**flow/run.sh**
```bash
#!/bin/bash
# the make line also repeats each setting of config.mk as NAME=value (left out here)
make -C /OpenROAD-flow-scripts/flow DESIGN_CONFIG=/design/flow/config.mk WORK_HOME=/design/flow/orfs CLKGATE_MAP_FILE= finish
```
**flow/config.mk**
```make
export PLATFORM = sky130hd
export DESIGN_NAME = cpu_core
export DESIGN_NICKNAME = cpu_core
export VERILOG_FILES = /design/flow/design.v
export SDC_FILE = /design/flow/constraint.sdc
export NUM_CORES = 4
export LEC_CHECK = 0
export CAP_MARGIN = 15
export CELL_PAD_IN_SITES_GLOBAL_PLACEMENT = 0
export CORE_MARGIN = 2
export CORE_UTILIZATION = 65
export CTS_CLUSTER_DIAMETER = 277
export GPL_ROUTABILITY_DRIVEN = 1
export GPL_TIMING_DRIVEN = 1
export SETUP_SLACK_MARGIN = -0.65
export SLEW_MARGIN = 5
```
**flow/constraint.sdc**
```tcl
create_clock -name core_clock -period 8.76 [get_ports {clk}]
set_input_delay 1.7520 -clock core_clock [delete_from_list [all_inputs] [get_ports {clk}]]
set_output_delay 1.7520 -clock core_clock [all_outputs]
set_load 0.01 [all_outputs]
```
**flow/design.v**
```verilog
`timescale 1ns / 1ps
module MUX2x1(
    input [15:0] ch1,
    input [15:0] ch2,
    input sel,
    output reg [15:0] out
    );
	 always @(sel or ch1 or ch2) begin
		case(sel)
			1'b0 : out  = ch1;
			1'b1 : out  = ch2;
		endcase
	 end
endmodule
`timescale 1ns / 1ps
module MUX2x1_Br(
    input [5:0] ch1,
    input [5:0] ch2,
    input sel,
    output reg [5:0] out
    );
	 always @(sel or ch1 or ch2) begin
		case(sel)
			1'b0 : out  = ch1;
			1'b1 : out  = ch2;
		endcase
	 end
endmodule
`timescale 1ns / 1ps
module Program_Counter(
    input clk,
	 input rst,
	 input [5:0] target,
    output reg [5:0] pc_out
    );
	 always @(posedge clk or posedge rst)
		if(rst)begin
			pc_out <= 0;
		end
		else begin
			pc_out <= target;
	 end
endmodule
`timescale 1ns/1ps
module Register_File_main(
					input clk,
					input rst,
					input [3:0] read_add_1,
					input [3:0] read_add_2,
					input [3:0] wr_reg_add,
					input wr_en,
					input [15:0] wr_data,
					output [15:0] read_data_1,
					output [15:0] read_data_2
					);
					reg [15:0] reg_file [15:0];
					always @ (posedge clk or posedge rst) begin 
						if(rst) begin
							reg_file[0]  = 0;
							reg_file[1]  = 0;
							reg_file[2]  = 0;
							reg_file[3]  = 0;
							reg_file[4]  = 0;
							reg_file[5]  = 0;
							reg_file[6]  = 0;
							reg_file[7]  = 0;
							reg_file[8]  = 0;
							reg_file[9]  = 0;
							reg_file[10] = 0;
							reg_file[11] = 0;
							reg_file[12] = 0;
							reg_file[13] = 0;
							reg_file[14] = 0;
							reg_file[15] = 0;
						end
						else if (wr_en == 1) begin
							reg_file[wr_reg_add] = wr_data;
						end
					end
					assign read_data_1 = reg_file[read_add_1];
					assign read_data_2 = reg_file[read_add_2];
endmodule			
`timescale 1ns / 1ps
   module Control_Unit(
    input [3:0] opcode,
    output reg [2:0] alu_op,
    output reg reg_wr,
    output reg reg_dst,
    output reg alu_src,
    output reg jump,
	 output reg jeq,
	 output reg jr,
    output reg cmp,
	 output reg mov,
	 output reg li,
    output reg mem_rd,
    output reg mem_wr,
    output reg mem_to_reg
    );
	 always @(opcode)begin
		case(opcode)
			4'b0000 :	begin 
				alu_op		<= 3'b111;
				reg_wr 		<= 1'b0 ;	
				reg_dst 		<= 1'b0 ;	
				alu_src 		<= 1'b0 ;	
				jump	 		<= 1'b0 ;	
				jeq	 		<= 1'b0 ;
				jr		 		<= 1'b0 ;
				cmp	 		<= 1'b0 ;	
				mov 			<= 1'b0 ;
				li 			<= 1'b0 ;
				mem_rd 		<= 1'b0 ;	
				mem_wr 		<= 1'b0 ;	
				mem_to_reg 	<= 1'b0 ;	
				end
			4'b0001 :	begin	 
				alu_op		<= 3'b000;
				reg_wr 		<= 1'b1 ;	
				reg_dst 		<= 1'b0 ;	
				alu_src 		<= 1'b0 ;	
				jump	 		<= 1'b0 ;	
				jeq	 		<= 1'b0 ;
				jr		 		<= 1'b0 ;
				cmp	 		<= 1'b0 ;	
				mov 			<= 1'b0 ;
				li 			<= 1'b0 ;
				mem_rd 		<= 1'b0 ;	
				mem_wr 		<= 1'b0 ;	
				mem_to_reg 	<= 1'b0 ;	
				end
			4'b0010 :	begin	 
				alu_op		<= 3'b000;	
				reg_wr 		<= 1'b1 ;		
				reg_dst 		<= 1'b0 ;		
				alu_src 		<= 1'b1 ;		
				jump	 		<= 1'b0 ;		
				jeq	 		<= 1'b0 ;
				jr		 		<= 1'b0 ;
				cmp	 		<= 1'b0 ;	
				mov 			<= 1'b0 ;
				li 			<= 1'b0 ;
				mem_rd 		<= 1'b0 ;		
				mem_wr 		<= 1'b0 ;		
				mem_to_reg 	<= 1'b0 ;	
				end
			4'b0011 :	begin  
				alu_op		<= 3'b001;	
				reg_wr 		<= 1'b1 ;		
				reg_dst 		<= 1'b0 ;		
				alu_src 		<= 1'b0 ;		
				jump	 		<= 1'b0 ;		
				jeq	 		<= 1'b0 ;
				jr		 		<= 1'b0 ;
				cmp	 		<= 1'b0 ;	
				mov 			<= 1'b0 ;
				li 			<= 1'b0 ;
				mem_rd 		<= 1'b0 ;		
				mem_wr 		<= 1'b0 ;		
				mem_to_reg 	<= 1'b0 ;	
				end
			4'b0100 :   begin  
				alu_op		<= 3'b010;	
				reg_wr 		<= 1'b1 ;		
				reg_dst 		<= 1'b0 ;		
				alu_src 		<= 1'b0 ;		
				jump	 		<= 1'b0 ;		
				jeq	 		<= 1'b0 ;
				jr		 		<= 1'b0 ;
				cmp	 		<= 1'b0 ;	
				mov 			<= 1'b0 ;
				li 			<= 1'b0 ;				
				mem_rd 		<= 1'b0 ;		
				mem_wr 		<= 1'b0 ;		
				mem_to_reg 	<= 1'b0 ;	
				end
			4'b0101 :   begin  
				alu_op		<= 3'b011;
				reg_wr 		<= 1'b1 ;	
				reg_dst 		<= 1'b0 ;	
				alu_src 		<= 1'b0 ;	
				jump	 		<= 1'b0 ;	
				jeq	 		<= 1'b0 ;
				jr		 		<= 1'b0 ;
				cmp	 		<= 1'b0 ;	
				mov 			<= 1'b0 ;
				li 			<= 1'b0 ;
				mem_rd 		<= 1'b0 ;	
				mem_wr 		<= 1'b0 ;	
				mem_to_reg 	<= 1'b0 ;	
				end
			4'b0110 :	begin  
				alu_op		<= 3'b100;	
				reg_wr 		<= 1'b1 ;		
				reg_dst 		<= 1'b0 ;		
				alu_src 		<= 1'b0 ;		
				jump	 		<= 1'b0 ;		
				jeq	 		<= 1'b0 ;
				jr		 		<= 1'b0 ;
				cmp	 		<= 1'b0 ;	
				mov 			<= 1'b0 ;
				li 			<= 1'b0 ;				
				mem_rd 		<= 1'b0 ;		
				mem_wr 		<= 1'b0 ;		
				mem_to_reg 	<= 1'b0 ;		
				end
			4'b0111 :   begin  
				alu_op		<= 3'b111;
				reg_wr 		<= 1'b0 ;	
				reg_dst 		<= 1'b0 ;	
				alu_src 		<= 1'b0 ;	
				jump	 		<= 1'b0 ;	
				jeq	 		<= 1'b1 ;
				jr		 		<= 1'b0 ;
				cmp	 		<= 1'b0 ;	
				mov 			<= 1'b0 ;
				li 			<= 1'b0 ;
				mem_rd 		<= 1'b0 ;	
				mem_wr 		<= 1'b0 ;	
				mem_to_reg 	<= 1'b0 ;	
				end
			4'b1000 :   begin  
				alu_op		<= 3'b111;
				reg_wr 		<= 1'b1 ;	
				reg_dst 		<= 1'b0 ;	
				alu_src 		<= 1'b0 ;	
				jump	 		<= 1'b0 ;	
				jeq	 		<= 1'b0 ;
				jr		 		<= 1'b0 ;
				cmp	 		<= 1'b1 ;	
				mov 			<= 1'b0 ;
				li 			<= 1'b0 ;
				mem_rd 		<= 1'b0 ;	
				mem_wr 		<= 1'b0 ;	
				mem_to_reg 	<= 1'b0 ;	
				end
			4'b1001 :	begin  
				alu_op		<= 3'b111;
				reg_wr 		<= 1'b1 ;	
				reg_dst 		<= 1'b0 ;	
				alu_src 		<= 1'b0 ;	
				jump	 		<= 1'b0 ;	
				jeq	 		<= 1'b0 ;
				jr		 		<= 1'b0 ;
				cmp	 		<= 1'b0 ;	
				mov 			<= 1'b1 ;
				li 			<= 1'b0 ;
				mem_rd 		<= 1'b0 ;	
				mem_wr 		<= 1'b0 ;	
				mem_to_reg 	<= 1'b0 ;	
				end
			4'b1010 :   begin  
				alu_op		<= 3'b111;
				reg_wr 		<= 1'b0 ;	
				reg_dst 		<= 1'b0 ;	
				alu_src 		<= 1'b0 ;	
				jump	 		<= 1'b1 ;	
				jeq	 		<= 1'b0 ;	
				jr		 		<= 1'b0 ;
				cmp	 		<= 1'b0 ;
				mov 			<= 1'b0 ;
				li 			<= 1'b0 ;
				mem_rd 		<= 1'b0 ;	
				mem_wr 		<= 1'b0 ;	
				mem_to_reg 	<= 1'b0 ;	
				end
			4'b1011 :   begin  
				alu_op		<= 3'b111;
				reg_wr 		<= 1'b0 ;	
				reg_dst 		<= 1'b0 ;	
				alu_src 		<= 1'b0 ;	
				jump	 		<= 1'b0 ;	
				jeq	 		<= 1'b0 ;	
				jr		 		<= 1'b1 ;
				cmp	 		<= 1'b0 ;	
				mov 			<= 1'b0 ;
				li 			<= 1'b0 ;
				mem_rd 		<= 1'b0 ;	
				mem_wr 		<= 1'b0 ;	
				mem_to_reg 	<= 1'b0 ;	
				end
			4'b1100 :	begin  
				alu_op		<= 3'b000;
				reg_wr 		<= 1'b1 ;	
				reg_dst 		<= 1'b0 ;	
				alu_src 		<= 1'b1 ;	
				jump	 		<= 1'b0 ;	
				jeq	 		<= 1'b0 ;	
				jr		 		<= 1'b0 ;
				cmp	 		<= 1'b0 ;	
				mov 			<= 1'b0 ;
				li 			<= 1'b0 ;
				mem_rd 		<= 1'b1 ;	
				mem_wr 		<= 1'b0 ;	
				mem_to_reg 	<= 1'b1 ;	
				end
			4'b1101 :   begin  
				alu_op		<= 3'b000;
				reg_wr 		<= 1'b0 ;	
				reg_dst 		<= 1'b0 ;	
				alu_src 		<= 1'b1 ;	
				jump	 		<= 1'b0 ;	
				jeq	 		<= 1'b0 ;
				jr		 		<= 1'b0 ;
				cmp	 		<= 1'b0 ;	
				mov 			<= 1'b0 ;
				li 			<= 1'b0 ;
				mem_rd 		<= 1'b0 ;	
				mem_wr 		<= 1'b1 ;	
				mem_to_reg 	<= 1'b0 ;	
				end
			4'b1110 :   begin  
				alu_op		<= 3'b111;
				reg_wr 		<= 1'b1 ;	
				reg_dst 		<= 1'b0 ;	
				alu_src 		<= 1'b1 ;	
				jump	 		<= 1'b0 ;	
				jeq	 		<= 1'b0 ;
				jr		 		<= 1'b0 ;
				cmp	 		<= 1'b0 ;	
				mov 			<= 1'b0 ;
				li 			<= 1'b1 ;
				mem_rd 		<= 1'b0 ;	
				mem_wr 		<= 1'b0 ;	
				mem_to_reg 	<= 1'b0 ;	
				end
			4'b1111 :	begin  
				alu_op		<= 3'b111;
				reg_wr 		<= 1'b1 ;	
				reg_dst 		<= 1'b0 ;	
				alu_src 		<= 1'b0 ;	
				jump	 		<= 1'b0 ;	
				jeq	 		<= 1'b0 ;
				jr		 		<= 1'b0 ;
				cmp	 		<= 1'b0 ;	
				mov 			<= 1'b0 ;
				li 			<= 1'b0 ;
				mem_rd 		<= 1'b0 ;	
				mem_wr 		<= 1'b0 ;	
				mem_to_reg 	<= 1'b0 ;	
				end
			default :   begin 
				alu_op		<= 3'b111;	
				reg_wr 		<= 1'b0 ;	
				reg_dst 		<= 1'b0 ;	
				alu_src 		<= 1'b0 ;	
				jump	 		<= 1'b0 ;	
				jeq	 		<= 1'b0 ;
				jr		 		<= 1'b0 ;
				cmp	 		<= 1'b0 ;	
				mov 			<= 1'b0 ;
				li 			<= 1'b0 ;
				mem_rd 		<= 1'b0 ;	
				mem_wr 		<= 1'b0 ;	
				mem_to_reg 	<= 1'b0 ;	
				end        
		endcase
	 end
endmodule
`timescale 1ns / 1ps
module ALU_Main(
    input [15:0] d_in_1,
    input [15:0] d_in_2,
    input [2:0] alu_op,
    output reg z_flag,
    output reg [15:0] alu_out,
    output reg a_grt_b,
    output reg b_grt_a
    );
	 wire [15:0] d_out1;
	 wire [15:0] d_out2;
	 wire [15:0] d_out3; 
	 wire [15:0] d_out4; 
	 wire [15:0] d_out5; 
	 wire d_out6; 
	 wire d_out7; 
	 wire [15:0] d_out8; 
	 always @(d_in_1, d_in_2, alu_op,d_out1, d_out2, d_out3, d_out4, d_out5, d_out6, d_out7, d_out8) begin
			case(alu_op)
				3'b000 : begin 	alu_out[15:0] 	= d_out1	;  end
				3'b001 : begin 	alu_out 			= d_out2 ;	end
				3'b010 : begin 	alu_out[15:0] 	= d_out3 ;  end
				3'b011 : begin 	alu_out[15:0] 	= d_out4 ;  end
				3'b100 : begin 	alu_out[15:0] 	= d_out5 ;  end
				3'b101 : begin 	alu_out[0] 		= d_out6 ; alu_out[15:1]  = 0; end
				3'b110 : begin 	alu_out[0] 		= d_out7 ; alu_out[15:1]  = 0; end
				3'b111 : begin 	alu_out[15:0] 	= d_out8 ;  end
				default: begin 	alu_out[15:0] 	= 16'h0000;	end
			endcase 
		end
		assign d_out1 = d_in_1 + d_in_2;
		assign d_out2 = d_in_1 * d_in_2;
		assign d_out3 = d_in_1 & d_in_2;
		assign d_out4 = d_in_1 | d_in_2;
		assign d_out5 = d_in_1 / 2;
		assign d_out6 = d_in_1 > d_in_2;
		assign d_out7 = d_in_1 < d_in_2;
		assign d_out8 = d_in_1 - d_in_2;
		always @(d_out6 or d_out7) begin 
			if(d_out6 == 1)begin
				a_grt_b <= 1;
				b_grt_a <=0;
				z_flag <= 0;
			end
			else if(d_out7  == 1) begin
					a_grt_b <= 0;
					b_grt_a <=1;
					z_flag <= 0;
			end
			else begin
				a_grt_b <= 0;
				b_grt_a <=0;
				z_flag <= 1;
			end
		end
endmodule
`timescale 1ns / 1ps
module cpu_core(
    input clk,
    input rst,
	 output [5:0] pc_out,
	 input [15:0] instr_out,
	 input [15:0] mem_Data_in,
	 output mem_wr,
	 output mem_rd,
	 output [15:0] reg_Data_2,
	 output [5:0] data_mem_address
    );
	 wire [5:0] pc_target;
	 Program_Counter pc(clk,	rst,		pc_target,		pc_out);
	 wire  [5:0] pc_next;
	 assign pc_next = pc_out + 1;
	 wire [3:0] opcode,		reg_Rs,		reg_Rt,		reg_Rd;
	 wire [15:0] imm_offset;
	 wire [5:0] j_offset;
	 wire [3:0] jeq_offset;
	 wire [7:0] li_offset;
	 assign opcode 		=		instr_out	[15:12];
	 assign reg_Rd 		=		instr_out	[11:8];
	 assign reg_Rs 		=		instr_out	[7:4];
	 assign reg_Rt 		=		instr_out	[3:0];
	 assign imm_offset 	=		instr_out	[3:0]; 
	 assign li_offset		=		instr_out	[7:0];
	 assign j_offset 		=		instr_out	[5:0];
	 assign jeq_offset   = 		instr_out	[11:8];
	 reg [3:0] reg_Rd_mxd;
	 wire reg_dest;
	 wire [15:0] reg_write_Data, reg_Data_1, reg_Write_D, reg_Write_s1, reg_Write_s2;
	 always @(reg_dest or reg_Rd or reg_Rt) begin
		case(reg_dest)
			1'b0 : reg_Rd_mxd  = reg_Rd;
			1'b1 : reg_Rd_mxd  = reg_Rt;
		endcase
	 end
	 Register_File_main reg_file (clk,		rst,		reg_Rs,		reg_Rt,		reg_Rd_mxd,		reg_wr,		reg_Write_D,		reg_Data_1,		reg_Data_2);
	 wire [2:0] alu_op;
	 wire alu_src, op_jump, op_jeq, op_jr, op_cmp, op_mov, op_li, m2r;
	 Control_Unit cu(opcode,		alu_op,		reg_wr,		reg_dest,		alu_src,		op_jump,		op_jeq,		op_jr,	op_cmp,	op_mov,	op_li, 	mem_rd,		mem_wr,		m2r);
	 wire z_flag, agb, bga;
	 reg [15:0] imm_offset_se;
	 always @ (imm_offset) begin
		if(imm_offset[3] == 0) begin
			imm_offset_se <= {12'b000000000000,imm_offset};		 
			end
			else begin 
				imm_offset_se <= {12'b111111111111,imm_offset};	 
			end
	end
	 wire [15:0] alu_Out;
	 assign data_mem_address = alu_Out[5:0];
	 wire [15:0] alu_src_2;
	 MUX2x1 mxalusrc (reg_Data_2,	imm_offset_se,	alu_src,	alu_src_2);
	 ALU_Main alu ( reg_Data_1,	alu_src_2,		alu_op,	z_flag,	alu_Out,		agb,	bga);
	wire [5:0] jr_target, mxj_return;
	assign jr_target = reg_Data_1[5:0];  
	wire j_control;
	assign j_control = op_jump;
	wire [5:0] j_target;
	assign j_target = j_offset[5:0];
	wire jeq_ok;
	wire [5:0] mxjr_return;
	assign jeq_ok = op_jeq & z_flag;
	wire [5:0] jeq_target;
	assign jeq_target = {2'b00,jeq_offset};
	MUX2x1_Br mx_j_pc (pc_next, j_target, j_control, mxj_return);
	MUX2x1_Br mx_jr (mxj_return,	jr_target,	op_jr,	mxjr_return);
	MUX2x1_Br mx_jeq (mxjr_return,	jeq_target,	jeq_ok,	pc_target);
	MUX2x1 mxm2r (alu_Out,	mem_Data_in,	m2r,	reg_write_Data);
	reg [15:0] cmp_DS;
	always @(op_cmp or z_flag or agb or bga)begin
		if(z_flag)begin
			cmp_DS <= 16'hffff;
		end
		else if(agb)begin
			cmp_DS <= 16'h00ff;
		end
		else if(bga) begin
			cmp_DS <= 16'hff00;
		end
		else 
			cmp_DS <= 16'h0000;
	end
	MUX2x1 mxcmp (reg_write_Data,	cmp_DS,	op_cmp,	reg_Write_s1);
	reg  [15:0] li_offset_se;
	always @ (li_offset) begin
		if(li_offset[7] == 0) begin
			li_offset_se <= {4'b0000,li_offset};		 
			end
			else begin 
				li_offset_se <= {4'b1111,li_offset};	 
			end
	end
	MUX2x1 mxli (reg_Write_s1,	li_offset_se,	op_li,	reg_Write_s2);
	MUX2x1 mxmov (reg_Write_s2,	reg_Data_1,	op_mov,	reg_Write_D);
endmodule
```
==> README.md, run 1 <==
| Step | Parameter | This run |
|---|---|---|
| run status | Status | failed layout checks |
| run status | Reasons for failing layout checks | setup timing |
| clock tree | Htree depth | 1 |
| final timing | Final critical-path required period | 9.25 ns |
| job | Max Cap Viol | 0 |
| route | DR DRC count | 0 |
| clock tree | Number of gates given a new drive strength after cts | 0 |
| layout | Layout overhead on the synthesized area | 20.0% |
| synthesis | Dominant kind of combinational cell | AND-OR/OR-AND gates |
| synthesis | Distinct lib cells | 108 |
| synthesis | Mapped Nets | 2801 |
| route | Wire length reported by the detailed router | 97500 µm |
| final timing | Maximum frequency from static timing analysis | 0.108 GHz |
| critical path | Path length in cells of the critical path | 22 |
| layout | Layout Utilization | 79.6% |
| clock tree | Clock tree from TritonCTS | yes |
| critical path | WP data arrival | 7.50 ns |
| final timing | Period utilisation layout | 106% |
| critical path | Worst flop-to-flop path startpoint | reg_file.reg_file[13][6]$_DFFE_PP0P_ |
| power | Clock network power share | 11.0% |
| route | Post-DR vias/cell | 7.18 |
| die | Die outline area | 35800 µm² |
| global route | Antenna violations before repair | 1 |
| synthesis | Share of synthesized cell area in and-or and or-and compound cells | 22.0% |
| final timing | Setup slack of the critical path after layout | -0.492 ns |
| synthesis | Number of enable flip-flop cells | 0 |
| synthesis | Total cell area reported by yosys after synthesis | 22300 µm² |
| clock tree | Sink Count | 262 |
| power | Group with the largest share of power | combinational cells |
| critical path | Ordered list of cells on the worst path | buf_2, buf_4, nand2b_1, o32ai_1, a221oi_1, a21oi_2, clkinv_1, nor2_1, fa_1, ha_1, ha_1, ha_1, inv_1, fa_1, inv_1, ha_1, xnor2_1, a21oi_1, o221ai_1, a221oi_1, nor2_1, clkdlybuf4s50_1 |
| global route | Number of global-route vias before repair | 24.1k |
| clock tree | Post-CTS setup buffers | 0 |
| die | Cell Rows | 67 |
| synthesis | Main flop type after synthesis | sky130_fd_sc_hd__dfrtp_1 |
| hold path | Capture endpoint of the worst hold path | reg_file.reg_file[15][5]$_DFFE_PP0P_ |
| final timing | Tightest slew margin relative to the limit | 14.6% |
| route | Antenna-violating nets left | 0 |
| hold path | Number of cells on the worst hold path | 2 |
| die | Y dimension of the die | 189 µm |
| synthesis | Leading area contributor after synthesis | sky130_fd_sc_hd__dfrtp_1 |
| clock tree | Post-cts hold buffer count | 0 |
| die | Num ports | 64 |
| clock tree | Clock-pin slew reported for the worst setup and hold paths after clock tree synthesis | 0.07 ns |
| critical path | Sort of element at the end of the critical path | output pin |
| layout | Post-layout instance area | 26800 µm² |
| die | Initial core utilization | 66.3% |
| power | Sequential Power Share | 23.6% |
| power | Leakage | 12.3 nW |
| synthesis | Synth Cell Area | 22300 µm² |
| route | Total vias in the final route | 24.1k |
| placed design | Detailed placement HPWL | 71600 µm |
| clock tree | Number of buffers on the longest clock path | 3 |
| synthesis | Leading post-synthesis cells by instance count | sky130_fd_sc_hd__nand2_1, sky130_fd_sc_hd__dfrtp_1, sky130_fd_sc_hd__nor2_1 |
| final timing | Slew at the pin closest to its max-slew limit | 1.28 ns |
| critical path | Reg-to-Reg End | reg_file.reg_file[0][15]$_DFFE_PP0P_ |
| synthesis | Synthesis-stage register bit count | 262 |
| hold path | Tightest Hold Check Type | reg -> reg |
| placed design | Post-detailed-placement cell area | 25900 µm² |
| placed design | Count of input and output buffers | 63 |
| critical path | CP dominant cell by count | sky130_fd_sc_hd__ha_1 |
| critical path | Worst Reg2Reg Path Length in Cells | 29 |
| power | Peak VDD IR | 427 µV |
| route | DRC marker count from the first detailed-route iteration | 4330 |
| critical path | Worst setup SP type | primary input |
| route | Routed wirelength normalized by instance count | 29.0 µm |
| final timing | Hold violation count in the final report | 0 |
| power | Sequential power | 0.00242 W |
| power | Switching power as a share of total power | 47.4% |
| clock tree | Buffer type at the clock tree root | sky130_fd_sc_hd__clkbuf_16 |
| critical path | Register-to-Register Setup Slack | 1.19 ns |
| power | Final total power | 0.0103 W |
| global route | GRT Total Usage | 54.9% |
| synthesis | Top cell area share | 29.4% |
| placed design | Routability-driven placement congestion ratio | 1.11 |
| die | Core box area | 33600 µm² |
| synthesis | Cell count after synthesis | 2583 |
| critical path | Setup crit start | instr_out[7] |
| synthesis | Simple-gate area share of the yosys netlist | 17.1% |
| placed design | Placed cell count | 3314 |
| layout | Fin nets | 3113 |
| final timing | Final number of setup-violating endpoints | 93 |
| clock tree | Number of CTS-inserted buffers | 25 |
| synthesis | Yosys warning count | 9 |
| hold path | Critical hold path startpoint | reg_file.reg_file[15][5]$_DFFE_PP0P_ |
| critical path | Critical path peak fanout | 11 |
| critical path | Slowest-stage cell, CP | sky130_fd_sc_hd__fa_1 |
| global route | First-pass GRT wire length | 147000 µm |
| synthesis | Share of flip-flops with an asynchronous set or reset | 100% |
| synthesis | Arithmetic-cell share of the synthesized area counting full adders, half adders and majority gates | 13.1% |
| global route | Pin count of the biggest net entering global routing | 158 |
| synthesis | Part of the Yosys area used for sequential elements | 29.4% |
| clock tree | Worst skew pair latency | 0.57 ns |
| power | Clock network power | 0.00113 W |
| critical path | Number of buffer and inverter stages on the critical path | 6 |
| synthesis | Number of standard cells reported by yosys | 2583 |
| power | Psw | 0.00485 W |
| synthesis | Mux cell area share after synthesis | 8.83% |
| critical path | Worst Path Class, Setup | in -> out |
| final timing | Count of final max-slew check failures | 0 |
| job | Tool warnings | 69 |
| critical path | Required arrival time at the worst endpoint | 7.01 ns |
| final timing | Worst Skew | 0.0236 ns |
| power | Cell-internal power | 0.00540 W |
| synthesis | Cell with the most instances after synthesis | sky130_fd_sc_hd__nand2_1 |
| power | PD cells | 383 nW/µm² |
| global route | Gr ovfl total | 0 |
| die | Die extent in x | 189 µm |
| critical path | Cell family contributing the most delay on the critical path | adder cells |
| synthesis | Average size of a mapped cell | 8.63 µm² |
| synthesis | Xor/xnor cell area share of the yosys netlist | 2.09% |
| power | Relative contribution of combinational cells to total power | 65.4% |
| synthesis | Top cells by area | sky130_fd_sc_hd__dfrtp_1, sky130_fd_sc_hd__fa_1, sky130_fd_sc_hd__ha_1 |
| critical path | Critical path's largest stage delay | 0.48 ns |
| layout | Fin cells | 3363 |
| route | TritonRoute pass-1 iters | 13 |
| power | Combinational cell power | 0.00671 W |
| critical path | Worst setup path endpoint | data_mem_address[5] |
==> final cells by class <==
class | instances | area (µm²)
inverters | 188 | 726
well taps | 448 | 561
multi-input cells | 1944 | 14100
clock buffers | 31 | 678
fillers | 2189 | 6860
diodes | 2 | 5.00
repair buffers | 474 | 4010
flip-flops and latches | 262 | 6560
clock inverters | 14 | 150
==> per-stage QoR <==
step	TNS, ns	hold slack [ns]	setup slack (ns)
floorplan	-53.41	0.454	-0.204
global placement	-20.88	0.473	-0.314
detailed placement	-29.60	0.494	-0.444
CTS	-0.310	0.509	-0.261
global route	-24.78	0.535	-0.593
finish	-12.67	0.511	-0.492
==> routing by layer <==
layer	global-route usage, %	wire [µm]	vias to the layer above
met5	0	0	-
met4	44.5	10600	0
met3	19.7	14600	827
met2	81.7	40600	2326
met1	64.1	31600	11241
li1	-	-	9754
==> run 2, diff against run 1 <==
ABC_AREA = 1   (was not set)
CAP_MARGIN = 20   (was 15)
CELL_PAD_IN_SITES_GLOBAL_PLACEMENT = not set   (was 0)
CORE_UTILIZATION = 71   (was 65)
CTS_CLUSTER_DIAMETER = 99   (was 277)
CTS_CLUSTER_SIZE = 31   (was not set)
GPL_ROUTABILITY_DRIVEN = not set   (was 1)
GPL_TIMING_DRIVEN = not set   (was 1)
PLACE_DENSITY_LB_ADDON = 0.11   (was not set)
SETUP_SLACK_MARGIN = not set   (was -0.65)
SLEW_MARGIN = 20   (was 5)
clock period = 8.17 ns   (was 8.76 ns; I/O delays follow)
==> run 2 against run 1 <==
Effect of this change:
- the run now fails in global routing (5_1_grt)
- die area fell by 7.0%
- synthesized cell count rose by 38%
- synthesized area rose by 1.4%
==> README.md, run 2 <==
| Step | Parameter | This run | vs previous |
|---|---|---|---|
| die | Y dimension of the die | 182 µm | -3.6% |
| synthesis | Mapped Nets | 3776 | +35% |
| placed design | Post-detailed-placement cell area | 26200 µm² | +1.3% |
| synthesis | Main flop type after synthesis | sky130_fd_sc_hd__dfrtp_1 |  |
| clock tree | Number of buffers on the longest clock path | 3 | unchanged |
| die | Initial core utilization | 71.8% | +5.5 points |
| synthesis | Part of the Yosys area used for sequential elements | 29.0% | -0.40 points |
| placed design | Count of input and output buffers | 63 | unchanged |
| run status | Status | aborted with a tool error |  |
| synthesis | Share of synthesized cell area in and-or and or-and compound cells | 6.78% | -15 points |
| die | Cell Rows | 65 | -3.0% |
| synthesis | Top cell area share | 29.0% | -0.40 points |
| synthesis | Arithmetic-cell share of the synthesized area counting full adders, half adders and majority gates | 12.9% | -0.18 points |
| synthesis | Average size of a mapped cell | 6.35 µm² | -26% |
| synthesis | Leading post-synthesis cells by instance count | sky130_fd_sc_hd__nand2_1, sky130_fd_sc_hd__nor2_1, sky130_fd_sc_hd__inv_1 |  |
| synthesis | Yosys warning count | 9 | unchanged |
| synthesis | Mux cell area share after synthesis | 0% | -8.8 points |
| synthesis | Leading area contributor after synthesis | sky130_fd_sc_hd__dfrtp_1 |  |
| placed design | Detailed placement HPWL | 72800 µm | +1.7% |
| clock tree | Number of CTS-inserted buffers | 13 | -48% |
| clock tree | Sink Count | 262 | unchanged |
| synthesis | Number of standard cells reported by yosys | 3558 | +38% |
| run status | Last stage | global routing (5_1_grt) |  |
| placed design | Routability-driven placement congestion ratio | 1.26 | +13% |
| synthesis | Dominant kind of combinational cell | simple AND/OR/NAND/NOR gates |  |
| synthesis | Cell with the most instances after synthesis | sky130_fd_sc_hd__nand2_1 |  |
| die | Die extent in x | 182 µm | -3.6% |
| synthesis | Share of flip-flops with an asynchronous set or reset | 100% | unchanged |
| clock tree | Htree depth | 1 | unchanged |
| synthesis | Xor/xnor cell area share of the yosys netlist | 0.775% | -1.3 points |
| synthesis | Synth Cell Area | 22600 µm² | +1.4% |
| synthesis | Simple-gate area share of the yosys netlist | 41.9% | +25 points |
| die | Die outline area | 33300 µm² | -7.0% |
| clock tree | Buffer type at the clock tree root | sky130_fd_sc_hd__clkbuf_16 |  |
| synthesis | Number of enable flip-flop cells | 0 | unchanged |
| run status | Tool error | [ERROR GRT-0116] Global routing finished with congestion. Check the congestion regions in the DRC Viewer. |  |
| synthesis | Cell count after synthesis | 3558 | +38% |
| global route | Gr ovfl total | 78 |  |
| global route | GRT Total Usage | 76.0% |  |
| synthesis | Synthesis-stage register bit count | 262 | unchanged |
| die | Core box area | 31500 µm² | -6.4% |
| synthesis | Distinct lib cells | 50 | -54% |
| die | Num ports | 64 | unchanged |
| synthesis | Total cell area reported by yosys after synthesis | 22600 µm² | +1.4% |
| clock tree | Post-cts hold buffer count | 0 | unchanged |
| synthesis | Top cells by area | sky130_fd_sc_hd__dfrtp_1, sky130_fd_sc_hd__nand2_1, sky130_fd_sc_hd__fa_1 |  |
run 2: metal layers:
layer / overflow / track usage, %
met2: 36 / 91.1
met5: 1 / 34.8
met3: 3 / 62.2
met4: 36 / 72.7
met1: 2 / 77.1
run 2: repair_timing:
action | in CTS
setup endpoints to repair | 145
setup buffers | 48
pin swaps | 60
gates resized | 179
gates cloned | 2
run 2: stage by stage:
step	setup WS [ns]	power (W)	util [%]	std cells	hold WS, ns
after floorplan	0.0564	0.00541	-	3558	0.449
after global placement	-1.04	0.00743	83.4	4287	0.467
after detailed placement	-1.31	0.00777	83.4	4287	0.477
after CTS	0.0101	0.00902	88.0	4355	0.505
==> run 3, diff against run 2 <==
CORE_UTILIZATION = 70   (was 71)
CTS_CLUSTER_DIAMETER = 259   (was 99)
CTS_CLUSTER_SIZE = 32   (was 31)
HOLD_SLACK_MARGIN = -0.08   (was not set)
PLACE_DENSITY_LB_ADDON = not set   (was 0.11)
SETUP_SLACK_MARGIN = -0.49   (was not set)
clock period = 7.1 ns   (was 8.17 ns; I/O delays follow)
==> run 3 against run 2 <==
Effect of this change:
- the run again fails in global routing (5_1_grt)
- synthesized area is the same
- die area is 1.4% higher
- synthesized cell count unchanged
==> README.md, run 3 <==
| Step | Parameter | This run | vs previous |
|---|---|---|---|
| run status | Status | aborted with a tool error |  |
| run status | Last stage | global routing (5_1_grt) |  |
| run status | Tool error | [ERROR GRT-0116] Global routing finished with congestion. Check the congestion regions in the DRC Viewer. |  |
| synthesis | Share of synthesized cell area in and-or and or-and compound cells | 6.78% | unchanged |
| synthesis | Total cell area reported by yosys after synthesis | 22600 µm² | unchanged |
| die | Num ports | 64 | unchanged |
| die | Cell Rows | 65 | unchanged |
| synthesis | Yosys warning count | 9 | unchanged |
| synthesis | Simple-gate area share of the yosys netlist | 41.9% | unchanged |
| die | Y dimension of the die | 184 µm | +0.70% |
| synthesis | Mux cell area share after synthesis | 0% | unchanged |
| synthesis | Main flop type after synthesis | sky130_fd_sc_hd__dfrtp_1 |  |
| synthesis | Xor/xnor cell area share of the yosys netlist | 0.775% | unchanged |
| clock tree | Htree depth | 1 | unchanged |
| global route | GRT Total Usage | 76.6% |  |
| placed design | Routability-driven placement congestion ratio | 1.30 | +3.3% |
| synthesis | Top cells by area | sky130_fd_sc_hd__dfrtp_1, sky130_fd_sc_hd__nand2_1, sky130_fd_sc_hd__fa_1 |  |
| synthesis | Average size of a mapped cell | 6.35 µm² | unchanged |
| synthesis | Mapped Nets | 3776 | unchanged |
| synthesis | Share of flip-flops with an asynchronous set or reset | 100% | unchanged |
| synthesis | Number of standard cells reported by yosys | 3558 | unchanged |
| die | Die extent in x | 184 µm | +0.70% |
| placed design | Detailed placement HPWL | 72600 µm | -0.30% |
| synthesis | Top cell area share | 29.0% | unchanged |
| synthesis | Distinct lib cells | 50 | unchanged |
| synthesis | Number of enable flip-flop cells | 0 | unchanged |
| clock tree | Buffer type at the clock tree root | sky130_fd_sc_hd__clkbuf_16 |  |
| synthesis | Synthesis-stage register bit count | 262 | unchanged |
| synthesis | Part of the Yosys area used for sequential elements | 29.0% | unchanged |
| synthesis | Leading post-synthesis cells by instance count | sky130_fd_sc_hd__nand2_1, sky130_fd_sc_hd__nor2_1, sky130_fd_sc_hd__inv_1 |  |
| synthesis | Cell with the most instances after synthesis | sky130_fd_sc_hd__nand2_1 |  |
| global route | Gr ovfl total | 13 |  |
| synthesis | Leading area contributor after synthesis | sky130_fd_sc_hd__dfrtp_1 |  |
| clock tree | Post-cts hold buffer count | 0 | unchanged |
| synthesis | Arithmetic-cell share of the synthesized area counting full adders, half adders and majority gates | 12.9% | unchanged |
| die | Die outline area | 33700 µm² | +1.4% |
| die | Initial core utilization | 71.4% | -0.37 points |
| clock tree | Sink Count | 262 | unchanged |
| synthesis | Cell count after synthesis | 3558 | unchanged |
| synthesis | Dominant kind of combinational cell | simple AND/OR/NAND/NOR gates |  |
| clock tree | Number of buffers on the longest clock path | 3 | unchanged |
| synthesis | Synth Cell Area | 22600 µm² | unchanged |
| die | Core box area | 31600 µm² | +0.52% |
| placed design | Count of input and output buffers | 63 | unchanged |
| clock tree | Number of CTS-inserted buffers | 12 | -1 |
==> run 3: stage by stage <==
step	cell area, µm²	std cells	worst slack [ns]	hold WS [ns]	power, W
2_1_floorplan	22600	3558	-0.480	0.449	0.00624
3_3_place_gp	26600	4319	-1.80	0.468	0.00871
3_5_place_dp	26600	4319	-2.00	0.467	0.00906
4_1_cts	28100	4381	-0.489	0.498	0.0104
==> run 3: what timing repair did <==
item | in CTS
endpoints found under the setup margin | 164
pin swaps | 57
resized | 254
gates cloned | 6
buffers inserted | 66
==> run 3: per-layer routing <==
| layer | global-route usage [%] | GRT overflow |
|---|---|---|
| met5 | 40.7 | 0 |
| met4 | 73.5 | 7 |
| met3 | 63.5 | 1 |
| met2 | 90.6 | 5 |
| met1 | 77.5 | 0 |
==> run 4, diff against run 3 <==
ABC_AREA = not set   (was 1)
CORE_UTILIZATION = 40   (was 70)
CTS_CLUSTER_DIAMETER = not set   (was 259)
CTS_CLUSTER_SIZE = not set   (was 32)
HOLD_SLACK_MARGIN = not set   (was -0.08)
SETUP_SLACK_MARGIN = not set   (was -0.49)
clock period = 7.61 ns   (was 7.1 ns; I/O delays follow)
==> run 4 against run 3 <==
Effect of this change:
- synthesized cell count is 27% lower
- die area is 71% higher
- the layout now fails its checks (setup timing)
- synthesized area is 1.4% lower
==> README.md, run 4 <==
| Step | Parameter | This run | vs previous |
|---|---|---|---|
| final timing | Unrepaired setup endpoints after global routing | true |  |
| route | Routed wl met3 | 12000 µm |  |
| synthesis | Number of enable flip-flop cells | 0 | unchanged |
| synthesis | Cell with the most instances after synthesis | sky130_fd_sc_hd__nand2_1 |  |
| final timing | Setup slack of the critical path after layout | -0.374 ns |  |
| die | Y dimension of the die | 240 µm | +31% |
| critical path | Critical path peak fanout | 11 |  |
| clock tree | Post-cts hold buffer count | 0 | unchanged |
| critical path | Reg-to-Reg End | reg_file.reg_file[14][14]$_DFFE_PP0P_ |  |
| global route | First-pass GRT wire length | 165000 µm |  |
| hold path | Critical hold path startpoint | reg_file.reg_file[2][1]$_DFFE_PP0P_ |  |
| route | Total vias in the final route | 24.2k |  |
| die | Initial core utilization | 40.5% | -31 points |
| route | Routed wirelength normalized by instance count | 29.5 µm |  |
| power | Group with the largest share of power | combinational cells |  |
| final timing | Maximum frequency from static timing analysis | 0.125 GHz |  |
| power | Sequential power | 0.00279 W |  |
| critical path | Number of buffer and inverter stages on the critical path | 13 |  |
| synthesis | Simple-gate area share of the yosys netlist | 17.1% | -25 points |
| critical path | Setup crit start | instr_out[7] |  |
| synthesis | Top cell area share | 29.4% | +0.40 points |
| critical path | Path length in cells of the critical path | 32 |  |
| placed design | Detailed placement HPWL | 86700 µm | +19% |
| final timing | Final hold slack | 0.510 ns |  |
| synthesis | Mux cell area share after synthesis | 8.83% | +8.8 points |
| global route | Pin count of the biggest net entering global routing | 149 |  |
| synthesis | Xor/xnor cell area share of the yosys netlist | 2.09% | +1.3 points |
| power | Clock network power | 0.00159 W |  |
| clock tree | Worst skew pair latency | 0.63 ns |  |
| critical path | Worst Reg2Reg Path Length in Cells | 29 |  |
| synthesis | Synth Cell Area | 22300 µm² | -1.4% |
| power | Leakage | 14.2 nW |  |
| power | PD cells | 475 nW/µm² |  |
| synthesis | Part of the Yosys area used for sequential elements | 29.4% | +0.40 points |
| route | Antenna-violating nets left | 0 |  |
| run status | Status | failed layout checks |  |
| synthesis | Mapped Nets | 2801 | -26% |
| die | Die extent in x | 240 µm | +31% |
| synthesis | Leading post-synthesis cells by instance count | sky130_fd_sc_hd__nand2_1, sky130_fd_sc_hd__dfrtp_1, sky130_fd_sc_hd__nor2_1 |  |
| final timing | Hold violation count in the final report | 0 |  |
| route | Wire length reported by the detailed router | 115000 µm |  |
| synthesis | Share of synthesized cell area in and-or and or-and compound cells | 22.0% | +15 points |
| synthesis | Average size of a mapped cell | 8.63 µm² | +36% |
| critical path | Cell family contributing the most delay on the critical path | adder cells |  |
| final timing | Final number of setup-violating endpoints | 130 |  |
| critical path | Worst Path Class, Setup | in -> reg |  |
| synthesis | Yosys warning count | 9 | unchanged |
| synthesis | Dominant kind of combinational cell | AND-OR/OR-AND gates |  |
| die | Num ports | 64 | unchanged |
| clock tree | Number of buffers on the longest clock path | 3 | unchanged |
| global route | Gr ovfl total | 0 |  |
| layout | Layout overhead on the synthesized area | 42.1% |  |
| clock tree | Htree depth | 1 | unchanged |
| clock tree | Clock tree from TritonCTS | yes |  |
| route | Routed wl met2 | 49600 µm |  |
| placed design | Count of input and output buffers | 63 | unchanged |
| power | Clock network power share | 10.6% |  |
| critical path | Sort of element at the end of the critical path | flip-flop |  |
| route | Met1 routed wirelength after detailed routing | 46000 µm |  |
| layout | Fin nets | 3358 |  |
| clock tree | Buffer type at the clock tree root | sky130_fd_sc_hd__clkbuf_16 |  |
| critical path | Worst setup path endpoint | reg_file.reg_file[14][14]$_DFFE_PP0P_ |  |
| power | Relative contribution of combinational cells to total power | 70.9% |  |
| job | Max Cap Viol | 0 |  |
| synthesis | Total cell area reported by yosys after synthesis | 22300 µm² | -1.4% |
| placed design | Routability-driven placement congestion ratio | 1.03 | -21% |
| final timing | Tightest slew margin relative to the limit | 16.9% |  |
| final timing | Worst Skew | 0.0318 ns |  |
| clock tree | Clock-pin slew reported for the worst setup and hold paths after clock tree synthesis | 0.06 ns |  |
| power | Final total power | 0.0150 W |  |
| power | Sequential Power Share | 18.5% |  |
| synthesis | Top cells by area | sky130_fd_sc_hd__dfrtp_1, sky130_fd_sc_hd__fa_1, sky130_fd_sc_hd__ha_1 |  |
| critical path | Worst setup SP type | primary input |  |
| route | DRC marker count from the first detailed-route iteration | 2868 |  |
| global route | Number of global-route vias before repair | 23.6k |  |
| clock tree | Number of CTS-inserted buffers | 31 | +19 |
| power | Combinational cell power | 0.0107 W |  |
| final timing | Period utilisation layout | 105% |  |
| synthesis | Number of standard cells reported by yosys | 2583 | -27% |
| run status | Reasons for failing layout checks | setup timing |  |
| hold path | Number of cells on the worst hold path | 2 |  |
| critical path | Register-to-Register Setup Slack | 0.31 ns |  |
| power | Psw | 0.00698 W |  |
| critical path | Worst flop-to-flop path startpoint | reg_file.reg_file[7][2]$_DFFE_PP0P_ |  |
| hold path | Tightest Hold Check Type | reg -> reg |  |
| critical path | CP dominant cell by count | sky130_fd_sc_hd__fa_1 |  |
| clock tree | Sink Count | 262 | unchanged |
| final timing | Final critical-path required period | 7.98 ns |  |
| route | Post-DR vias/cell | 6.17 |  |
| route | DR DRC count | 0 |  |
| route | Top Layer Used | met5 |  |
| synthesis | Arithmetic-cell share of the synthesized area counting full adders, half adders and majority gates | 13.1% | +0.18 points |
| job | Tool warnings | 67 |  |
| global route | Antenna violations before repair | 3 |  |
| route | TritonRoute pass-1 iters | 9 |  |
| synthesis | Leading area contributor after synthesis | sky130_fd_sc_hd__dfrtp_1 |  |
| critical path | Critical path's largest stage delay | 0.53 ns |  |
| final timing | Slew at the pin closest to its max-slew limit | 1.24 ns |  |
| power | Switching power as a share of total power | 46.4% |  |
| die | Cell Rows | 86 | +32% |
| critical path | WP data arrival | 8.52 ns |  |
| global route | GRT Total Usage | 39.6% |  |
| die | Core box area | 55100 µm² | +74% |
| final timing | Count of final max-slew check failures | 0 |  |
| synthesis | Share of flip-flops with an asynchronous set or reset | 100% | unchanged |
| critical path | Slowest-stage cell, CP | sky130_fd_sc_hd__fa_1 |  |
| hold path | Capture endpoint of the worst hold path | reg_file.reg_file[2][1]$_DFFE_PP0P_ |  |
| critical path | Required arrival time at the worst endpoint | 8.15 ns |  |
| synthesis | Distinct lib cells | 108 | +120% |
| synthesis | Main flop type after synthesis | sky130_fd_sc_hd__dfrtp_1 |  |
| power | Cell-internal power | 0.00806 W |  |
| synthesis | Synthesis-stage register bit count | 262 | unchanged |
| power | Peak VDD IR | 637 µV |  |
| synthesis | Cell count after synthesis | 2583 | -27% |
| die | Die outline area | 57600 µm² | +71% |
[run 4: final cells by class]
cell class | count | area, µm²
repair buffers | 712 | 6600
inverters | 188 | 739
fillers | 4965 | 23400
clock inverters | 18 | 229
well taps | 748 | 936
clock buffers | 39 | 836
flip-flops and latches | 262 | 6560
multi-input cells | 1945 | 15800
diodes | 4 | 10.0
[run 4: layer usage]
metal / track usage, % / up-vias
met5: 0 / -
met4: 21.7 / 4
met3: 9.01 / 452
met2: 59.5 / 1607
met1: 52.7 / 11831
li1: - / 10277
[run 4: metrics by stage]
| step | std cells | setup slack, ns | utilization, % | instance area [µm²] | setup TNS, ns |
|---|---|---|---|---|---|
| 3_5_place_dp | 3738 | -1.91 | 49.8 | 27400 | -256.52 |
| 5_1_grt | 3912 | -0.563 | 57.5 | 31700 | -52.29 |
| 4_1_cts | 3878 | -0.474 | 55.6 | 30600 | -28.00 |
| 2_1_floorplan | 2583 | -0.632 | - | 22500 | -27.50 |
| 6_report | 3916 | -0.374 | 57.5 | 31700 | -28.60 |
| 3_3_place_gp | 3737 | -1.73 | 49.8 | 27400 | -244.43 |
[run 4: repair_timing]
| action | 4_1_cts | 5_1_grt |
|---|---|---|
| pin swaps | 110 | 80 |
| cloned | 6 | 3 |
| setup endpoints to repair | 167 | 148 |
| gates resized | 326 | 162 |
| setup buffers | 82 | 33 |
==> run 5, diff against run 4 <==
ABC_AREA = 1   (was not set)
CORE_UTILIZATION = 71   (was 40)
CTS_CLUSTER_DIAMETER = 99   (was not set)
CTS_CLUSTER_SIZE = 31   (was not set)
PLACE_DENSITY = 0.4   (was not set)
SETUP_SLACK_MARGIN = -0.51   (was not set)
clock period = 6.83 ns   (was 7.61 ns; I/O delays follow)
==> run 5 against run 4 <==
Effect of this change:
- the run now fails in global routing (5_1_grt)
- die area down 42%
- synthesized cell count up 38%
- synthesized area up 1.4%
==> README.md, run 5 <==
| Step | Parameter | This run | vs previous |
|---|---|---|---|
| run status | Status | aborted with a tool error |  |
| run status | Last stage | global routing (5_1_grt) |  |
| run status | Tool error | [ERROR GRT-0116] Global routing finished with congestion. Check the congestion regions in the DRC Viewer. |  |
| synthesis | Synthesis-stage register bit count | 262 | unchanged |
| clock tree | Htree depth | 1 | unchanged |
| die | Initial core utilization | 71.8% | +31 points |
| placed design | Routability-driven placement congestion ratio | 1.27 | +23% |
| synthesis | Distinct lib cells | 50 | -54% |
| synthesis | Leading post-synthesis cells by instance count | sky130_fd_sc_hd__nand2_1, sky130_fd_sc_hd__nor2_1, sky130_fd_sc_hd__inv_1 |  |
| synthesis | Xor/xnor cell area share of the yosys netlist | 0.775% | -1.3 points |
| synthesis | Share of synthesized cell area in and-or and or-and compound cells | 6.78% | -15 points |
| die | Die outline area | 33300 µm² | -42% |
| synthesis | Total cell area reported by yosys after synthesis | 22600 µm² | +1.4% |
| clock tree | Number of CTS-inserted buffers | 12 | -61% |
| die | Die extent in x | 182 µm | -24% |
| synthesis | Top cells by area | sky130_fd_sc_hd__dfrtp_1, sky130_fd_sc_hd__nand2_1, sky130_fd_sc_hd__fa_1 |  |
| synthesis | Simple-gate area share of the yosys netlist | 41.9% | +25 points |
| synthesis | Main flop type after synthesis | sky130_fd_sc_hd__dfrtp_1 |  |
| synthesis | Mapped Nets | 3776 | +35% |
| synthesis | Top cell area share | 29.0% | -0.40 points |
| placed design | Count of input and output buffers | 63 | unchanged |
| die | Num ports | 64 | unchanged |
| synthesis | Arithmetic-cell share of the synthesized area counting full adders, half adders and majority gates | 12.9% | -0.18 points |
| synthesis | Mux cell area share after synthesis | 0% | -8.8 points |
| synthesis | Share of flip-flops with an asynchronous set or reset | 100% | unchanged |
| die | Core box area | 31500 µm² | -43% |
| placed design | Placed cell count | 4355 | +17% |
| die | Y dimension of the die | 182 µm | -24% |
| placed design | Detailed placement HPWL | 74800 µm | -14% |
| global route | GRT Total Usage | 89.0% |  |
| synthesis | Leading area contributor after synthesis | sky130_fd_sc_hd__dfrtp_1 |  |
| clock tree | Buffer type at the clock tree root | sky130_fd_sc_hd__clkbuf_16 |  |
| synthesis | Dominant kind of combinational cell | simple AND/OR/NAND/NOR gates |  |
| clock tree | Sink Count | 262 | unchanged |
| placed design | Post-Place Worst Slack | -2.24 ns | -0.338 ns |
| synthesis | Average size of a mapped cell | 6.35 µm² | -26% |
| global route | Gr ovfl total | 519 |  |
| die | Cell Rows | 65 | -24% |
| synthesis | Yosys warning count | 9 | unchanged |
| synthesis | Synth Cell Area | 22600 µm² | +1.4% |
| synthesis | Cell with the most instances after synthesis | sky130_fd_sc_hd__nand2_1 |  |
| synthesis | Number of enable flip-flop cells | 0 | unchanged |
| synthesis | Part of the Yosys area used for sequential elements | 29.0% | -0.40 points |
| synthesis | Number of standard cells reported by yosys | 3558 | +38% |
| clock tree | Number of buffers on the longest clock path | 3 | unchanged |
| synthesis | Cell count after synthesis | 3558 | +38% |
==> run 5: what timing repair did <==
action,4_1_cts
endpoints found under the setup margin,165
hold buffers,0
setup buffers,102
resized,328
pin swaps,100
gates cloned,4
==> run 5: per-layer routing <==
layer,GRT overflow,GRT usage [%]
met2,279,101
met1,24,87.3
met3,51,79.4
met4,160,90.4
met5,5,60.4
==> run 5: metrics by stage <==
step                      power (W)  cell area, µm²
after global placement      0.00932           27000
after CTS                    0.0114           29000
after detailed placement    0.00974           27000
after floorplan             0.00663           22800
==> run 6, diff against run 5 <==
ABC_AREA = not set   (was 1)
CORE_UTILIZATION = 65   (was 71)
CTS_CLUSTER_DIAMETER = 30   (was 99)
CTS_CLUSTER_SIZE = not set   (was 31)
MAX_ROUTING_LAYER = met4   (was not set)
PLACE_DENSITY = not set   (was 0.4)
SETUP_SLACK_MARGIN = 1.62   (was -0.51)
clock period = 7.07 ns   (was 6.83 ns; I/O delays follow)
==> run 6 against run 5 <==
Effect of this change:
- synthesized cell count down 27%
- synthesized area decreased by 1.4%
- the flow again stops in global routing (5_1_grt)
- die area grew 7.6%
==> README.md, run 6 <==
| Step | Parameter | This run | vs previous |
|---|---|---|---|
| synthesis | Distinct lib cells | 108 | +120% |
| synthesis | Synthesis-stage register bit count | 262 | unchanged |
| synthesis | Main flop type after synthesis | sky130_fd_sc_hd__dfrtp_1 |  |
| global route | GRT Total Usage | 89.8% |  |
| synthesis | Xor/xnor cell area share of the yosys netlist | 2.09% | +1.3 points |
| run status | Tool error | [ERROR GRT-0116] Global routing finished with congestion. Check the congestion regions in the DRC Viewer. |  |
| synthesis | Cell count after synthesis | 2583 | -27% |
| synthesis | Simple-gate area share of the yosys netlist | 17.1% | -25 points |
| placed design | Detailed placement HPWL | 72200 µm | -3.6% |
| synthesis | Top cell area share | 29.4% | +0.40 points |
| clock tree | Number of buffers on the longest clock path | 3 | unchanged |
| run status | Last stage | global routing (5_1_grt) |  |
| synthesis | Dominant kind of combinational cell | AND-OR/OR-AND gates |  |
| synthesis | Share of synthesized cell area in and-or and or-and compound cells | 22.0% | +15 points |
| synthesis | Total cell area reported by yosys after synthesis | 22300 µm² | -1.4% |
| placed design | Post-Place Worst Slack | -1.88 ns | +0.361 ns |
| clock tree | Sink Count | 262 | unchanged |
| die | Core box area | 33600 µm² | +6.8% |
| die | Die outline area | 35800 µm² | +7.6% |
| synthesis | Average size of a mapped cell | 8.63 µm² | +36% |
| run status | Status | aborted with a tool error |  |
| synthesis | Arithmetic-cell share of the synthesized area counting full adders, half adders and majority gates | 13.1% | +0.18 points |
| die | Cell Rows | 67 | +3.1% |
| die | Initial core utilization | 66.3% | -5.5 points |
| die | Die extent in x | 189 µm | +3.7% |
| synthesis | Yosys warning count | 9 | unchanged |
| synthesis | Share of flip-flops with an asynchronous set or reset | 100% | unchanged |
| clock tree | Number of CTS-inserted buffers | 47 | +35 |
| synthesis | Mapped Nets | 2801 | -26% |
| synthesis | Synth Cell Area | 22300 µm² | -1.4% |
| synthesis | Part of the Yosys area used for sequential elements | 29.4% | +0.40 points |
| placed design | Routability-driven placement congestion ratio | 1.20 | -5.4% |
| synthesis | Cell with the most instances after synthesis | sky130_fd_sc_hd__nand2_1 |  |
| placed design | Count of input and output buffers | 63 | unchanged |
| synthesis | Number of standard cells reported by yosys | 2583 | -27% |
| synthesis | Top cells by area | sky130_fd_sc_hd__dfrtp_1, sky130_fd_sc_hd__fa_1, sky130_fd_sc_hd__ha_1 |  |
| synthesis | Number of enable flip-flop cells | 0 | unchanged |
| clock tree | Post-cts hold buffer count | 0 | unchanged |
| die | Num ports | 64 | unchanged |
| clock tree | Htree depth | 2 | +1 |
| clock tree | Buffer type at the clock tree root | sky130_fd_sc_hd__clkbuf_16 |  |
| synthesis | Leading post-synthesis cells by instance count | sky130_fd_sc_hd__nand2_1, sky130_fd_sc_hd__dfrtp_1, sky130_fd_sc_hd__nor2_1 |  |
| synthesis | Leading area contributor after synthesis | sky130_fd_sc_hd__dfrtp_1 |  |
| die | Y dimension of the die | 189 µm | +3.7% |
| global route | Gr ovfl total | 814 |  |
| synthesis | Mux cell area share after synthesis | 8.83% | +8.8 points |
[run 6: timing repair]
action                     in CTS
cloned                         15
setup endpoints to repair     273
pin swaps                     185
gates resized                 614
setup buffers                 107
[run 6: layer usage]
metal | GRT overflow | global-route usage, %
met3 | 43 | 76.3
met5 | - | -
met2 | 508 | 103
met4 | 227 | 89.6
met1 | 36 | 87.3
[run 6: per-stage QoR]
stage | setup TNS (ns) | hold slack (ns) | instances | util, % | cell area [µm²]
floorplan | -86.46 | 0.454 | 2583 | - | 22500
global placement | -236.37 | 0.486 | 3389 | 79.0 | 26600
detailed placement | -265.83 | 0.494 | 3389 | 79.0 | 26600
CTS | -86.47 | 0.520 | 3597 | 94.2 | 31700
==> run 7, diff against run 6 <==
CORE_UTILIZATION = 70   (was 65)
CTS_CLUSTER_DIAMETER = 244   (was 30)
MAX_ROUTING_LAYER = not set   (was met4)
SETUP_SLACK_MARGIN = -0.55   (was 1.62)
clock period = 7.44 ns   (was 7.07 ns; I/O delays follow)
==> run 7 against run 6 <==
Effect of this change:
- the run again fails in global routing (5_1_grt)
- die area shrank 7.0%
- synthesized cell count stayed put
- synthesized area did not move
==> README.md, run 7 <==
| Step | Parameter | This run | vs previous |
|---|---|---|---|
| run status | Status | aborted with a tool error |  |
| run status | Last stage | global routing (5_1_grt) |  |
| run status | Tool error | [ERROR GRT-0232] Routing congestion too high. Check the congestion heatmap in the GUI. |  |
| synthesis | Cell with the most instances after synthesis | sky130_fd_sc_hd__nand2_1 |  |
| clock tree | Buffer type at the clock tree root | sky130_fd_sc_hd__clkbuf_16 |  |
| die | Initial core utilization | 70.8% | +4.5 points |
| synthesis | Part of the Yosys area used for sequential elements | 29.4% | unchanged |
| synthesis | Distinct lib cells | 108 | unchanged |
| synthesis | Number of enable flip-flop cells | 0 | unchanged |
| synthesis | Yosys warning count | 9 | unchanged |
| synthesis | Synthesis-stage register bit count | 262 | unchanged |
| synthesis | Cell count after synthesis | 2583 | unchanged |
| placed design | Post-Place Worst Slack | -1.79 ns | +0.0943 ns |
| synthesis | Top cells by area | sky130_fd_sc_hd__dfrtp_1, sky130_fd_sc_hd__fa_1, sky130_fd_sc_hd__ha_1 |  |
| synthesis | Number of standard cells reported by yosys | 2583 | unchanged |
| synthesis | Share of flip-flops with an asynchronous set or reset | 100% | unchanged |
| synthesis | Share of synthesized cell area in and-or and or-and compound cells | 22.0% | unchanged |
| global route | Gr ovfl total | 6 |  |
| synthesis | Average size of a mapped cell | 8.63 µm² | unchanged |
| clock tree | Number of CTS-inserted buffers | 26 | -45% |
| synthesis | Top cell area share | 29.4% | unchanged |
| synthesis | Arithmetic-cell share of the synthesized area counting full adders, half adders and majority gates | 13.1% | unchanged |
| die | Y dimension of the die | 182 µm | -3.6% |
| die | Core box area | 31500 µm² | -6.4% |
| placed design | Routability-driven placement congestion ratio | 1.20 | -0.41% |
| global route | GRT Total Usage | 77.2% |  |
| synthesis | Leading post-synthesis cells by instance count | sky130_fd_sc_hd__nand2_1, sky130_fd_sc_hd__dfrtp_1, sky130_fd_sc_hd__nor2_1 |  |
| placed design | Count of input and output buffers | 63 | unchanged |
| synthesis | Total cell area reported by yosys after synthesis | 22300 µm² | unchanged |
| synthesis | Xor/xnor cell area share of the yosys netlist | 2.09% | unchanged |
| synthesis | Dominant kind of combinational cell | AND-OR/OR-AND gates |  |
| die | Die extent in x | 182 µm | -3.6% |
| clock tree | Post-cts hold buffer count | 0 | unchanged |
| die | Cell Rows | 65 | -3.0% |
| synthesis | Main flop type after synthesis | sky130_fd_sc_hd__dfrtp_1 |  |
| placed design | Placed cell count | 3297 | -2.7% |
| synthesis | Mux cell area share after synthesis | 8.83% | unchanged |
| synthesis | Leading area contributor after synthesis | sky130_fd_sc_hd__dfrtp_1 |  |
| die | Die outline area | 33300 µm² | -7.0% |
| clock tree | Sink Count | 262 | unchanged |
| clock tree | Number of buffers on the longest clock path | 3 | unchanged |
| synthesis | Synth Cell Area | 22300 µm² | unchanged |
| clock tree | Htree depth | 1 | -1 |
| synthesis | Simple-gate area share of the yosys netlist | 17.1% | unchanged |
| synthesis | Mapped Nets | 2801 | unchanged |
| die | Num ports | 64 | unchanged |
| placed design | Detailed placement HPWL | 70100 µm | -2.8% |
[run 7: what timing repair did]
action | CTS
setup endpoints to repair | 146
cloned | 2
pin swaps | 17
resized | 105
setup buffers | 20
[run 7: through the flow]
step / instance area (µm²) / utilization, %
after floorplan: 22400 / -
after global placement: 26100 / 83.0
after detailed placement: 26100 / 83.0
after CTS: 27500 / 87.4
[run 7: layer usage]
metal | global-route usage (%) | overflow
met1 | 79.5 | 0
met2 | 91.4 | 2
met3 | 62.6 | 2
met4 | 73.0 | 2
met5 | 43.1 | 0
==> run 8, diff against run 7 <==
ABC_AREA = 1   (was not set)
CTS_CLUSTER_DIAMETER = 259   (was 244)
CTS_CLUSTER_SIZE = 32   (was not set)
HOLD_SLACK_MARGIN = -0.08   (was not set)
SETUP_SLACK_MARGIN = -0.49   (was -0.55)
clock period = 7.09 ns   (was 7.44 ns; I/O delays follow)
==> run 8 against run 7 <==
Effect of this change:
- the flow again stops in global routing (5_1_grt)
- synthesized cell count increased by 38%
- die area up 1.3%
- synthesized area increased by 1.4%
==> README.md, run 8 <==
| Step | Parameter | This run | vs previous |
|---|---|---|---|
| placed design | Count of input and output buffers | 63 | unchanged |
| clock tree | Post-cts hold buffer count | 0 | unchanged |
| global route | GRT Total Usage | 78.1% |  |
| synthesis | Cell with the most instances after synthesis | sky130_fd_sc_hd__nand2_1 |  |
| placed design | Detailed placement HPWL | 73400 µm | +4.7% |
| synthesis | Number of enable flip-flop cells | 0 | unchanged |
| synthesis | Total cell area reported by yosys after synthesis | 22600 µm² | +1.4% |
| die | Cell Rows | 65 | unchanged |
| synthesis | Average size of a mapped cell | 6.35 µm² | -26% |
| synthesis | Number of standard cells reported by yosys | 3558 | +38% |
| run status | Tool error | [ERROR GRT-0116] Global routing finished with congestion. Check the congestion regions in the DRC Viewer. |  |
| die | Y dimension of the die | 184 µm | +0.67% |
| synthesis | Leading area contributor after synthesis | sky130_fd_sc_hd__dfrtp_1 |  |
| synthesis | Leading post-synthesis cells by instance count | sky130_fd_sc_hd__nand2_1, sky130_fd_sc_hd__nor2_1, sky130_fd_sc_hd__inv_1 |  |
| clock tree | Htree depth | 1 | unchanged |
| die | Core box area | 31600 µm² | +0.52% |
| synthesis | Dominant kind of combinational cell | simple AND/OR/NAND/NOR gates |  |
| synthesis | Share of synthesized cell area in and-or and or-and compound cells | 6.78% | -15 points |
| synthesis | Top cells by area | sky130_fd_sc_hd__dfrtp_1, sky130_fd_sc_hd__nand2_1, sky130_fd_sc_hd__fa_1 |  |
| synthesis | Top cell area share | 29.0% | -0.40 points |
| synthesis | Share of flip-flops with an asynchronous set or reset | 100% | unchanged |
| synthesis | Simple-gate area share of the yosys netlist | 41.9% | +25 points |
| synthesis | Mapped Nets | 3776 | +35% |
| synthesis | Synthesis-stage register bit count | 262 | unchanged |
| clock tree | Buffer type at the clock tree root | sky130_fd_sc_hd__clkbuf_16 |  |
| die | Initial core utilization | 71.4% | +0.60 points |
| placed design | Routability-driven placement congestion ratio | 1.30 | +8.9% |
| run status | Last stage | global routing (5_1_grt) |  |
| placed design | Placed cell count | 4320 | +31% |
| global route | Gr ovfl total | 28 |  |
| synthesis | Main flop type after synthesis | sky130_fd_sc_hd__dfrtp_1 |  |
| synthesis | Part of the Yosys area used for sequential elements | 29.0% | -0.40 points |
| synthesis | Distinct lib cells | 50 | -54% |
| clock tree | Sink Count | 262 | unchanged |
| run status | Status | aborted with a tool error |  |
| clock tree | Number of CTS-inserted buffers | 12 | -54% |
| die | Die outline area | 33700 µm² | +1.3% |
| synthesis | Yosys warning count | 9 | unchanged |
| synthesis | Synth Cell Area | 22600 µm² | +1.4% |
| synthesis | Arithmetic-cell share of the synthesized area counting full adders, half adders and majority gates | 12.9% | -0.18 points |
| synthesis | Xor/xnor cell area share of the yosys netlist | 0.775% | -1.3 points |
| die | Die extent in x | 184 µm | +0.67% |
| placed design | Post-Place Worst Slack | -2.21 ns | -0.420 ns |
| clock tree | Number of buffers on the longest clock path | 3 | unchanged |
| die | Num ports | 64 | unchanged |
| synthesis | Cell count after synthesis | 3558 | +38% |
| synthesis | Mux cell area share after synthesis | 0% | -8.8 points |
-- run 8: per-layer routing --
metal  GRT overflow  GRT usage, %
met1              1          77.9
met2              6          91.5
met3              6          67.6
met4             15          73.5
met5              0          48.7
-- run 8: metrics by stage --
stage	power, W	TNS, ns	util [%]	hold slack, ns	instance area (µm²)
floorplan	0.00624	-30.89	-	0.449	22600
global placement	0.00875	-263.34	84.0	0.468	26600
detailed placement	0.00916	-314.22	84.0	0.472	26600
CTS	0.0106	-56.62	89.2	0.503	28200
-- run 8: timing repair --
action,CTS
endpoints found under the setup margin,164
gates resized,280
cloned,4
setup buffers,57
pin swaps,73
Power figures rest on the tool's default switching activity, not on a simulated workload.
